// motor_ctrl
module motor_ctrl
  #(parameter
    CLK_FREQ = 100_000,
    localparam
    BAND_WIDTH         = 32,
    ONE_ROTATION_PULSE = 630,  
    SAMPLING_RATE      = 100,  
    PWM_PERIOD         = 40,   
    PWM_PERIOD_CYCLE   = (CLK_FREQ / 100_000) * PWM_PERIOD)
   (output logic                  pwm,
    output logic                  dir,
    output logic [BAND_WIDTH-1:0] pulse_width,
    output logic [BAND_WIDTH-1:0] rot_cnt,
    input  logic [31:0]           target_rot_v,
    input  logic [31:0]           p_gain,
    input  logic                  sa,
    input  logic                  sb,
    input  logic                  clk,
    input  logic                  rstn);
Size: roughly 130 I/O pins.
==> flow/config.mk <==
export PLATFORM = sky130hd
export DESIGN_NAME = motor_ctrl
export DESIGN_NICKNAME = motor_ctrl
export VERILOG_FILES = /design/flow/design.v
export SDC_FILE = /design/flow/constraint.sdc
export NUM_CORES = 4
export LEC_CHECK = 0
export CAP_MARGIN = 20
export CORE_MARGIN = 2
export CORE_UTILIZATION = 72
export PLACE_DENSITY_LB_ADDON = 0.0
export SETUP_SLACK_MARGIN = 1.36
export SLEW_MARGIN = 20
==> flow/constraint.sdc <==
create_clock -name core_clock -period 4.81 [get_ports {clk}]
set_input_delay 0.9620 -clock core_clock [delete_from_list [all_inputs] [get_ports {clk}]]
set_output_delay 0.9620 -clock core_clock [all_outputs]
set_load 0.01 [all_outputs]
run.sh (not shown) runs the stock make flow with config.mk's settings and CLKGATE_MAP_FILE=.
The starting point produced a layout that fails on negative setup slack.
Next try:
- CORE_UTILIZATION: 72 -> 45
- PLACE_DENSITY: unset -> 0.6
- PLACE_DENSITY_LB_ADDON: 0.0 -> unset
- SETUP_SLACK_MARGIN: 1.36 -> unset
- clock period: 4.81 -> 9.89 ns (I/O delays scaled with it)
Effect: Now the flow ran to the end with no violations. Total power is lower by 57%. Wire length is lower by 14%. Die size is higher by 59%. Synthesized area stays the same. Sequential power is lower by 50%.

* * *

motor_ctrl again, from the RTL that the note above started with.
Settings: LEC_CHECK=0, ABC_AREA=1, CAP_MARGIN=20, CORE_MARGIN=2, CORE_UTILIZATION=56, CTS_CLUSTER_DIAMETER=28, GPL_TIMING_DRIVEN=1, MAX_ROUTING_LAYER=met5, SETUP_SLACK_MARGIN=-0.3, SLEW_MARGIN=20; clock period 10.8 ns.
Then changed:
==> flow/config.mk (replaced) <==
export PLATFORM = sky130hd
export DESIGN_NAME = motor_ctrl
export DESIGN_NICKNAME = motor_ctrl
export VERILOG_FILES = /design/flow/design.v
export SDC_FILE = /design/flow/constraint.sdc
export NUM_CORES = 4
export LEC_CHECK = 0
export CAP_MARGIN = 0
export CORE_MARGIN = 2
export CORE_UTILIZATION = 72
export CTS_CLUSTER_DIAMETER = 98
export MAX_ROUTING_LAYER = met4
export PLACE_DENSITY = 0.6
export SLEW_MARGIN = 20
==> flow/constraint.sdc (replaced) <==
create_clock -name core_clock -period 6.69 [get_ports {clk}]
set_input_delay 1.3380 -clock core_clock [delete_from_list [all_inputs] [get_ports {clk}]]
set_output_delay 1.3380 -clock core_clock [all_outputs]
set_load 0.01 [all_outputs]
Result: The changed run ran to the end with violations: setup timing. Non-clock buffer count increases by 353. Sequential power rises by well over a third. Worst setup slack gets worse by 3.4 ns. Cell area came out lower by a few percent. Wire length shrinks by roughly a tenth. Maximum frequency climbs by roughly a tenth. Global-route usage climbs by 8.1 points. Via count falls by roughly a tenth.

* * *

== v8 ==
The RTL this note starts from:
==> flow/design.v <==
module rot_encoder
  #(parameter
    BAND_WIDTH = 32)
   (input logic                   sa,
    input logic                   sb,
    output logic [BAND_WIDTH-1:0] count,
    input logic                   clk,
    input logic                   rstn);
   logic [BAND_WIDTH-1:0]         count_r;
   logic [3:0]                    patern;
   logic [1:0]                    sa_q, sb_q;
   always_comb begin
      count  = count_r;
      patern = {sa_q[1], sb_q[1], sa_q[0], sb_q[0]};
   end
   always_ff @(posedge clk) begin
      if(!rstn) begin
         count_r <= 0;
         sa_q    <= 0;
         sb_q    <= 0;
      end
      else begin
         sa_q[1] <= sa_q[0];
         sb_q[1] <= sb_q[0];
         sa_q[0] <= sa;
         sb_q[0] <= sb;
         case(patern)
           4'b0010: count_r <= count_r + 1;
           4'b1011: count_r <= count_r + 1;
           4'b1101: count_r <= count_r + 1;
           4'b0100: count_r <= count_r + 1;
           4'b0001: count_r <= count_r - 1;
           4'b0111: count_r <= count_r - 1;
           4'b1110: count_r <= count_r - 1;
           4'b1000: count_r <= count_r - 1;
           default: count_r <= count_r;
         endcase
      end
   end
endmodule
module pwm_generator
  #(parameter
    BAND_WIDTH       = 32,
    PWM_PERIOD_CYCLE = 1000)
   (input logic [BAND_WIDTH-1:0] width,
    output logic                 pwm,
    input logic                  clk,
    input logic                  rstn);
   logic [BAND_WIDTH-1:0]        count_r;
   always_comb begin
      pwm = (count_r < width) ? 1 : 0;
   end
   always_ff @(posedge clk) begin
      if(!rstn) begin
         count_r <= 0;
      end
      else if(count_r < PWM_PERIOD_CYCLE) begin
         count_r <= count_r + 1;
      end
      else begin
         count_r <= 0;
      end
   end
endmodule
module p_controller
  #(parameter
    BAND_WIDTH         = 32,
    CLK_FREQ           = 100_000_000,
    ONE_ROTATION_PULSE = 630,  
    SAMPLING_RATE      = 100,  
    localparam
    PI_FIXED           = 804,  
    RESOLUTION         = 2 * PI_FIXED * SAMPLING_RATE / ONE_ROTATION_PULSE,
    UPDATE_INTERVAL    = CLK_FREQ / SAMPLING_RATE)
   (input  logic [31:0]           target_rot_v,
    input  logic [31:0]           p_gain,
    input  logic [31:0]           rot_cnt,
    output logic [BAND_WIDTH-1:0] pulse_width,
    input  logic                  clk,
    input  logic                  rstn);
   typedef enum logic [1:0] {STT_GET_ERROR,
                             STT_CALC_TERM,
                             STT_CALC_PULSE,
                             STT_WAIT} p_statetype;
   p_statetype  p_state;
   logic [31:0] cnt_r;
   logic        update_flag;
   logic [31:0] rot_cnt_r;
   logic signed [BAND_WIDTH*2-1:0] pulse_width_r, pulse_width_w;
   logic signed [BAND_WIDTH*2-1:0] rotate_samp_cnt_r;
   logic signed [BAND_WIDTH*2-1:0] error_w;
   logic signed [BAND_WIDTH*2-1:0] error_r, p_error_r;
   logic signed [BAND_WIDTH*2-1:0] p_term_r;
   logic signed [BAND_WIDTH*2-1:0] p_term_w;
   logic [31:0] p_gain_r;
   always_comb begin
      update_flag   = (cnt_r == UPDATE_INTERVAL) ? 1 : 0;
      error_w       = $signed(target_rot_v) - (rotate_samp_cnt_r * $signed(RESOLUTION));
      p_term_w      = ($signed(p_gain_r) * error_r);
      pulse_width_w = pulse_width_r + p_term_r;
      pulse_width   = pulse_width_r;
   end
   always_ff @(posedge clk) begin
      if(!rstn) begin
         p_state           <= STT_WAIT;
         cnt_r             <= 0;
         pulse_width_r     <= 0;
         rotate_samp_cnt_r <= 0;
         rot_cnt_r         <= 0;
         error_r           <= 0;
         p_error_r         <= 0;
         p_term_r          <= 0;
      end
      else begin
         p_gain_r <= p_gain;
         if(update_flag) begin
            cnt_r <= 0;
         end
         else begin
            cnt_r <= cnt_r + 1;
         end
         case(p_state)
           STT_GET_ERROR: begin
              p_error_r <= error_r;
              error_r   <= error_w;
              p_state <= STT_CALC_TERM;
           end
           STT_CALC_TERM: begin
              p_term_r <= p_term_w >>> 16;
              p_state  <= STT_CALC_PULSE;
           end
           STT_CALC_PULSE: begin
              pulse_width_r <= (target_rot_v != 0) ? pulse_width_w : 0;
              p_state       <= STT_WAIT;
           end
           STT_WAIT: begin
              if(update_flag) begin
                 rotate_samp_cnt_r <= $signed(rot_cnt) - $signed(rot_cnt_r);
                 rot_cnt_r         <= rot_cnt;
                 p_state           <= STT_GET_ERROR;
              end
           end
         endcase
      end
   end
endmodule
module motor_ctrl
  #(parameter
    CLK_FREQ = 100_000,
    localparam
    BAND_WIDTH         = 32,
    ONE_ROTATION_PULSE = 630,  
    SAMPLING_RATE      = 100,  
    PWM_PERIOD         = 40,   
    PWM_PERIOD_CYCLE   = (CLK_FREQ / 100_000) * PWM_PERIOD)
   (output logic                  pwm,
    output logic                  dir,
    output logic [BAND_WIDTH-1:0] pulse_width,
    output logic [BAND_WIDTH-1:0] rot_cnt,
    input  logic [31:0]           target_rot_v,
    input  logic [31:0]           p_gain,
    input  logic                  sa,
    input  logic                  sb,
    input  logic                  clk,
    input  logic                  rstn);
   logic [BAND_WIDTH-1:0] pwm_pulse_width;
   pwm_generator #(.BAND_WIDTH(BAND_WIDTH),
                   .PWM_PERIOD_CYCLE(PWM_PERIOD_CYCLE))
   pwm_gen_inst(.width(pwm_pulse_width),
                .pwm(pwm),
                .clk(clk),
                .rstn(rstn));
   rot_encoder #(.BAND_WIDTH(BAND_WIDTH))
   rot_encoder_inst(.sa(sa),
                    .sb(sb),
                    .count(rot_cnt),
                    .clk(clk),
                    .rstn(rstn));
   p_controller #(.BAND_WIDTH(BAND_WIDTH),
                  .CLK_FREQ(CLK_FREQ),
                  .ONE_ROTATION_PULSE(ONE_ROTATION_PULSE),
                  .SAMPLING_RATE(SAMPLING_RATE))
   p_ctrl_inst(.target_rot_v(target_rot_v),
               .p_gain(p_gain),
               .rot_cnt(rot_cnt),
               .pulse_width(pulse_width),
               .clk(clk),
               .rstn(rstn));
   always_comb begin
      dir             = pulse_width[31:31] ? 1'b1 : 1'b0;
      pwm_pulse_width = pulse_width[31:31] ? ~pulse_width : pulse_width;
   end
endmodule
export LEC_CHECK = 0
export CAP_MARGIN = 20
export CORE_MARGIN = 10
export CORE_UTILIZATION = 45
export GPL_TIMING_DRIVEN = 0
export MAX_ROUTING_LAYER = met4
export PLACE_DENSITY = 0.6
export SLEW_MARGIN = 20
create_clock -name core_clock -period 10.0 [get_ports {clk}]
--- input diff v8..v29 ---
- setting CTS_CLUSTER_DIAMETER to 64 for the first time
- removing GPL_TIMING_DRIVEN (formerly 0)
- changing CAP_MARGIN from 20 to 0
- setting SETUP_SLACK_MARGIN to -0.54 for the first time
- changing CORE_MARGIN from 10 to 2
- removing MAX_ROUTING_LAYER (formerly met4)
- changing CORE_UTILIZATION from 45 to 72
- changing the clock period (ns, I/O delays scaled along) from 10.0 to 5.51
Results
- v29: complete, dirty (negative setup slack)
- The run showing the greater detailed-route wire length per cell is v8.
- Across both runs, worst setup slack was lower for v29 than for v8.
- Side by side, global-route wire length before repair turned out lower in v29 than in v8.
- v29 against v8: total cell area at the placement stage picked up an extra about 5%; number of clock-tree buffers in the layout picked up an extra 15%; final standard cell area without fillers picked up an extra about 6.6%; overall via count from detail_route picked up an extra 2603.
Input-level comparison between v51 and v29:
- SETUP_SLACK_MARGIN: -0.54 -> unset
- CORE_UTILIZATION: 72 -> 67
- PLACE_DENSITY: 0.6 -> unset
- CAP_MARGIN: 0 -> 20
- CTS_CLUSTER_DIAMETER: 64 -> unset
- the clock period (ns, I/O delays scaled along): 5.51 -> 4.81
[summary]
- [flow] v51 | stages: complete | final checks: fail | reason: negative setup slack
- On fraction of met2 tracks used by global routing, the lower figure sits with v51, not v29.
- As of v51, clock power had risen by a little under 10% compared to v29.
- Power grows by more than 10% when moving from v29 to v51.
- v51 ended up with more standard cells than v29.
- Leakage power figure (v51 vs. v29) increases slightly
No activity file was given, so power comes from the tool's default toggle rates.
